Setup of the baseline:
## dot_product
module dot_product (
	input ap_clk,
	input ap_rst,
	output [16-1:0]  	memory_Addr_A,
	output 						memory_EN_A,
	output 						memory_WEN_A,
	output [32-1:0]	memory_Din_A,
	input  [32-1:0] 	memory_Dout_A,
	output [16-1:0]  	memory_Addr_B,
	output 						memory_EN_B,
	output 						memory_WEN_B,
	output [32-1:0]	memory_Din_B,
	input  [32-1:0] 	memory_Dout_B,
	input 						fifo_in_empty_n,
	input  [(3+2+16)-1:0]	fifo_in_dout,
	output 						fifo_in_read,
	input 						fifo_out_full_n,
	output 						fifo_out_write,
	output [(3+2+16)-1:0]	fifo_out_din
);
	wire 						internal_rst;
	wire 						cjob_load_en;
	wire 						cjob_out_en;
	wire [16-1:0] 		job_offset;
datapath #(32) dp(
	.input_a(memory_Dout_A), 
	.input_b(memory_Dout_B), 
	.clk(ap_clk), 
	.rst(internal_rst), 
	.out(memory_Din_A)
);
controller #(16, 100) ctrl(
	.clk(ap_clk),
	.rst(ap_rst),
	.out_rst(internal_rst),
	.ce_0(memory_EN_A),
  ...
For scale: ~120 flip-flops, ~210 I/O pins, ~24000 µm² of cells after synthesis.
Settings: LEC_CHECK=0, ABC_AREA=1, CAP_MARGIN=20, CORE_ASPECT_RATIO=0.5, CORE_MARGIN=2, CORE_UTILIZATION=72, CTS_CLUSTER_DIAMETER=345, CTS_CLUSTER_SIZE=96, PLACE_DENSITY_LB_ADDON=0.03, SETUP_SLACK_MARGIN=1.28, SLEW_MARGIN=20, TNS_END_PERCENT=5; clock period 4.43 ns.
run.sh (not shown) runs the stock make flow with config.mk's settings and CLKGATE_MAP_FILE=.
Tool error GRT-0232 stopped the baseline during global routing; no final results.
diff inputs: the baseline => the candidate
- swapping 1.28 for -0.39 in SETUP_SLACK_MARGIN
- clearing PLACE_DENSITY_LB_ADDON, which used to be 0.03
- putting PLACE_DENSITY at 0.36 where nothing was set
What the final checks of the candidate revealed, after a flow that finished every stage, was a layout that fails on setup timing. Cell count after placement came out lower on the candidate than on the baseline. Compared with the baseline, in the candidate share of async-settable or async-resettable flops after synthesis ~0 delta, summed instance area of the synthesized netlist ~0 delta, number of buffers added for setup after CTS -26, post-cts sizing count -about 4%. Floorplan die width: the candidate vs the baseline identical. The candidate against the baseline: post-DP HPWL lower, count of different cell masters after synthesis roughly the same, final weighted congestion of routability-driven global placement higher, number of buffer cells added on primary ports roughly the same.

* * *

## run A
dot_product again, from the RTL that the note above started with.
// dot_product
module dot_product (
	input ap_clk,
	input ap_rst,
	output [16-1:0]  	memory_Addr_A,
	output 						memory_EN_A,
	output 						memory_WEN_A,
	output [32-1:0]	memory_Din_A,
	input  [32-1:0] 	memory_Dout_A,
	output [16-1:0]  	memory_Addr_B,
	output 						memory_EN_B,
	output 						memory_WEN_B,
	output [32-1:0]	memory_Din_B,
	input  [32-1:0] 	memory_Dout_B,
	input 						fifo_in_empty_n,
	input  [(3+2+16)-1:0]	fifo_in_dout,
	output 						fifo_in_read,
	input 						fifo_out_full_n,
	output 						fifo_out_write,
	output [(3+2+16)-1:0]	fifo_out_din
);
clock: 4.43 ns
lec_check: 0
abc_area: 1
cap_margin: 20
core_margin: 2
core_utilization: 66
cts_cluster_diameter: 345
cts_cluster_size: 96
place_density: 0.36
slew_margin: 20
tns_end_percent: 5
In run A the implementation completed, yet the final layout does not meet the checks, the culprit being setup timing.
> inputs changed (run A -> run B)
- PLACE_DENSITY removed (was 0.36)
- CORE_UTILIZATION changed from 66 to 68
- CTS_CLUSTER_SIZE changed from 96 to 95
- CTS_CLUSTER_DIAMETER changed from 345 to 388
- the clock period (ns, I/O delays scaled along) changed from 4.43 to 4.55
Results
Run B finished every stage; the final checks, however, were not passed, the failures being setup timing.
A destination of the critical timing path of dp.adder_out_reg[29]$_SDFF_PN0_ is what run B shows, while dp.adder_out_reg[30]$_SDFF_PN0_ belongs to run A.
On clock latency reported for the late side of the worst-skew pair, run B and run A are basically level.
Global-route usage in run B is 5.5 points above run A.
Going from run A to run B, multi-input gate share of the layout cell area now sits lower, count of plain and timing-repair buffers now sits higher, worst setup slack now sits higher, clock-buffer cell count now sits higher.
Measured against run A, the routed wire length of run B comes out at 1.07 times the reference value.
Run comparison: run A uppermost layer routed met4; run B uppermost layer routed met5
[inputs] run C vs run B
- TNS_END_PERCENT: 5 -> unset
- ABC_AREA: 1 -> unset
- CTS_CLUSTER_SIZE: 95 -> unset
- CORE_UTILIZATION: 68 -> 60
- the clock period (ns, I/O delays scaled along): 4.55 -> 6.0
## What came out
Run C: data required time at the worst endpoint is 1.37 ns higher than what run B reported. Diff run C..run B | async set-reset flop share out of synthesis | unchanged. Compared run C against run B; clock latency on the worst-skew pair within noise. Number of gates given a new drive strength after cts (run B / run C): 0.803. Comparing fraction of met1 tracks used by global routing for run B and run C, the smaller number came from run C. Relative to run B, the arrival time of data at the critical path endpoint of run C is higher by 0.31 ns. Run C ran in full, but the layout does not pass; the checks complain about setup timing.
For run D, these inputs were changed with respect to run C:
- CTS_CLUSTER_SIZE: unset -> 95
- ABC_AREA: unset -> 1
- CORE_UTILIZATION: 60 -> 68
### Flow results
Run D finished all stages; layout check result: FAIL, due to setup timing.
Compared with run C, run D shows a critical path's largest stage delay that is 0.03 ns higher.
The run with more routed wire is run D, not run C.
Run C → run D: layout filler cell count now smaller; number of ordinary inverters in the final layout shows an increase of about 90%; final area grew by about 6.4%.

* * *

Starting RTL as in the previous note.
Settings: LEC_CHECK=0, CAP_MARGIN=0, CORE_MARGIN=2, CORE_UTILIZATION=72, CTS_CLUSTER_SIZE=34, SETUP_SLACK_MARGIN=0.61, SLEW_MARGIN=20; clock period 5.0 ns.
The baseline stopped in 5_1_grt on GRT-0232.
Then changed:
--- a/flow/config.mk
+++ b/flow/config.mk
@@ -6,8 +6,7 @@
 export NUM_CORES = 4
 export LEC_CHECK = 0
-export CAP_MARGIN = 0
+export CAP_MARGIN = 20
 export CORE_MARGIN = 2
-export CORE_UTILIZATION = 72
-export CTS_CLUSTER_SIZE = 34
-export SETUP_SLACK_MARGIN = 0.61
+export CORE_UTILIZATION = 57
+export SETUP_SLACK_MARGIN = 1.5
 export SLEW_MARGIN = 20
==> flow/constraint.sdc (replaced) <==
create_clock -name core_clock -period 5.98 [get_ports {ap_clk}]
set_input_delay 1.1960 -clock core_clock [delete_from_list [all_inputs] [get_ports {ap_clk}]]
set_output_delay 1.1960 -clock core_clock [all_outputs]
set_load 0.01 [all_outputs]
Outcome:
- This time the run completed, yet does not pass: setup timing
- die area is higher by 26%
- synthesized area does not change
- synthesized cell count does not change
Then changed:
--- a/flow/config.mk
+++ b/flow/config.mk
@@ -8,5 +8,5 @@
 export CAP_MARGIN = 20
 export CORE_MARGIN = 2
-export CORE_UTILIZATION = 57
-export SETUP_SLACK_MARGIN = 1.5
+export CORE_UTILIZATION = 72
+export SETUP_SLACK_MARGIN = 0.21
 export SLEW_MARGIN = 20
==> flow/constraint.sdc (replaced) <==
create_clock -name core_clock -period 5.0 [get_ports {ap_clk}]
set_input_delay 1.0000 -clock core_clock [delete_from_list [all_inputs] [get_ports {ap_clk}]]
set_output_delay 1.0000 -clock core_clock [all_outputs]
set_load 0.01 [all_outputs]
The changed run finished with setup timing left.
Synthesized cell count is unchanged.
First-iteration DRC count goes up to 3.3 times its value.
Hold slack gets better by 28 ps.
Die size is lower by 20%.
Then changed:
--- a/flow/config.mk
+++ b/flow/config.mk
@@ -8,5 +8,4 @@
 export CAP_MARGIN = 20
 export CORE_MARGIN = 2
-export CORE_UTILIZATION = 72
-export SETUP_SLACK_MARGIN = 0.21
+export CORE_UTILIZATION = 40
 export SLEW_MARGIN = 20
==> flow/constraint.sdc (replaced) <==
create_clock -name core_clock -period 7.92 [get_ports {ap_clk}]
set_input_delay 1.5840 -clock core_clock [delete_from_list [all_inputs] [get_ports {ap_clk}]]
set_output_delay 1.5840 -clock core_clock [all_outputs]
set_load 0.01 [all_outputs]
This time the run ran to the end with no violations.
Wire length came out lower by 32%.
Clock-buffer cell count climbs by 3.
Then changed:
==> flow/constraint.sdc (replaced) <==
create_clock -name core_clock -period 8.0 [get_ports {ap_clk}]
set_input_delay 1.6000 -clock core_clock [delete_from_list [all_inputs] [get_ports {ap_clk}]]
set_output_delay 1.6000 -clock core_clock [all_outputs]
set_load 0.01 [all_outputs]
=> Die area stays the same. Design area is about the same. Register-to-register slack improves by 40 ps.

* * *

build 49:
dot_product again, from the RTL that the note above started with.
Settings: LEC_CHECK=0, ABC_AREA=1, CAP_MARGIN=35, CORE_ASPECT_RATIO=1.07, CORE_MARGIN=2, CORE_UTILIZATION=39, GPL_TIMING_DRIVEN=1, MIN_ROUTING_LAYER=met1, PLACE_DENSITY_LB_ADDON=0.18, SETUP_SLACK_MARGIN=0.72, SLEW_MARGIN=20, TNS_END_PERCENT=90; clock period 8.0 ns.
Build 49 finished end to end and its layout was clean on timing, DRC and antenna.
Here is what was changed in the inputs of build 30 compared with build 49.
==> flow/config.mk <==
export PLATFORM = sky130hd
export DESIGN_NAME = dot_product
export DESIGN_NICKNAME = dot_product
export VERILOG_FILES = /design/flow/design.v
export SDC_FILE = /design/flow/constraint.sdc
export NUM_CORES = 4
export LEC_CHECK = 0
export ABC_AREA = 1
export CAP_MARGIN = 35
export CORE_MARGIN = 9
export CORE_UTILIZATION = 40
export CTS_CLUSTER_DIAMETER = 235
export CTS_CLUSTER_SIZE = 98
export HOLD_SLACK_MARGIN = 0.29
export PLACE_DENSITY_LB_ADDON = 0.05
export SETUP_SLACK_MARGIN = -0.72
export SLEW_MARGIN = 5
export TNS_END_PERCENT = 5
==> results <==
Compared to build 49, build 30 has starting utilization of the core area 1.4 points higher.
Higher highest clock rate goes to build 49 over build 30.
| non-clock buffer count | higher: build 49 |
Build 49 ended up with dp.adder_out_reg[24] as its worst setup path endpoint; build 30 ended up with dp.adder_out_reg[31].
A launch point of the worst path of memory_Dout_A[18] is what build 30 shows, while memory_Dout_B[5] belongs to build 49.
As far as clock transition at the registers of the reported paths is concerned, build 49 and build 30 perform about the same.
To summarise build 30: no stage aborted, but the layout did not pass its checks, failing on negative setup slack.
> inputs changed (build 30 -> build 38)
==> flow/config.mk <==
export PLATFORM = sky130hd
export DESIGN_NAME = dot_product
export DESIGN_NICKNAME = dot_product
export VERILOG_FILES = /design/flow/design.v
export SDC_FILE = /design/flow/constraint.sdc
export NUM_CORES = 4
export LEC_CHECK = 0
export ABC_AREA = 1
export CAP_MARGIN = 20
export CORE_ASPECT_RATIO = 1.07
export CORE_MARGIN = 2
export CORE_UTILIZATION = 19
export MIN_ROUTING_LAYER = met1
export PLACE_DENSITY = 0.9
export SETUP_SLACK_MARGIN = 0.72
export SLEW_MARGIN = 20
export TNS_END_PERCENT = 90
## What came out
Per the final summary, build 38 finished and its layout is clean on timing, DRC and antenna. On build 38: clock period minus final worst setup slack is 0.50 ns lower than what build 30 gave. Taking build 30 as the reference point, the worst clock skew on the final layout of build 38 rises by 0.0081 ns. As far as pin count of the biggest net entering global routing goes, build 38 and build 30 are indistinguishable; the numbers are identical. Between build 38 and build 30, the number of setup buffers added after CTS is lower for build 30. Summary — non-clock buffer count, build 38 relative to build 30: higher, by 84. Changes observed in build 38 relative to build 30: core area now larger; clock-buffer cell count went up; worst setup margin increased by 0.50 ns relative to the old numbers; transition time at the pin with the least slew margin picked up an extra 0.34 ns. Compared with build 30, build 38 shows a higher design area.
diff inputs: build 38 => build 7
==> flow/config.mk <==
export PLATFORM = sky130hd
export DESIGN_NAME = dot_product
export DESIGN_NICKNAME = dot_product
export VERILOG_FILES = /design/flow/design.v
export SDC_FILE = /design/flow/constraint.sdc
export NUM_CORES = 4
export LEC_CHECK = 0
export ABC_AREA = 1
export CAP_MARGIN = 20
export CORE_MARGIN = 9
export CORE_UTILIZATION = 52
export GPL_ROUTABILITY_DRIVEN = 0
export SLEW_MARGIN = 20
Having completed the whole flow, build 7 delivered a layout that passed the timing, design-rule and antenna checks. Taking build 38 as the reference, in build 7 chip area from the yosys synthesis statistics stayed essentially flat, die height fell by 37%, clock latency at the later pin of the worst-skew pair fell by 0.02 ns. Comparing build 7 and build 38, the lower met1 capacity usage during global routing was measured on build 38.
The inputs of build 69 differ from those of build 7 as listed below.
==> flow/config.mk <==
export PLATFORM = sky130hd
export DESIGN_NAME = dot_product
export DESIGN_NICKNAME = dot_product
export VERILOG_FILES = /design/flow/design.v
export SDC_FILE = /design/flow/constraint.sdc
export NUM_CORES = 4
export LEC_CHECK = 0
export ABC_AREA = 1
export CAP_MARGIN = 35
export CORE_MARGIN = 3
export CORE_UTILIZATION = 49
export CTS_CLUSTER_DIAMETER = 235
export CTS_CLUSTER_SIZE = 98
export HOLD_SLACK_MARGIN = 0.05
export PLACE_DENSITY = 0.8
export SETUP_SLACK_MARGIN = -0.72
export SLEW_MARGIN = 5
export TNS_END_PERCENT = 40
Findings:
- In build 69 the implementation completed, yet the final layout does not meet the checks, the culprit being negative setup slack.
- The launch point of the worst path comes out memory_Dout_B[17] in one run and memory_Dout_A[18] in the other, namely in build 7 and build 69 respectively.
- Compared to build 7, the router laid down less metal wire for build 69.
- On net total in the final layout, build 69 and build 7 are basically level.
- In build 69 the cell total after placement turned out 30 higher than in build 7.
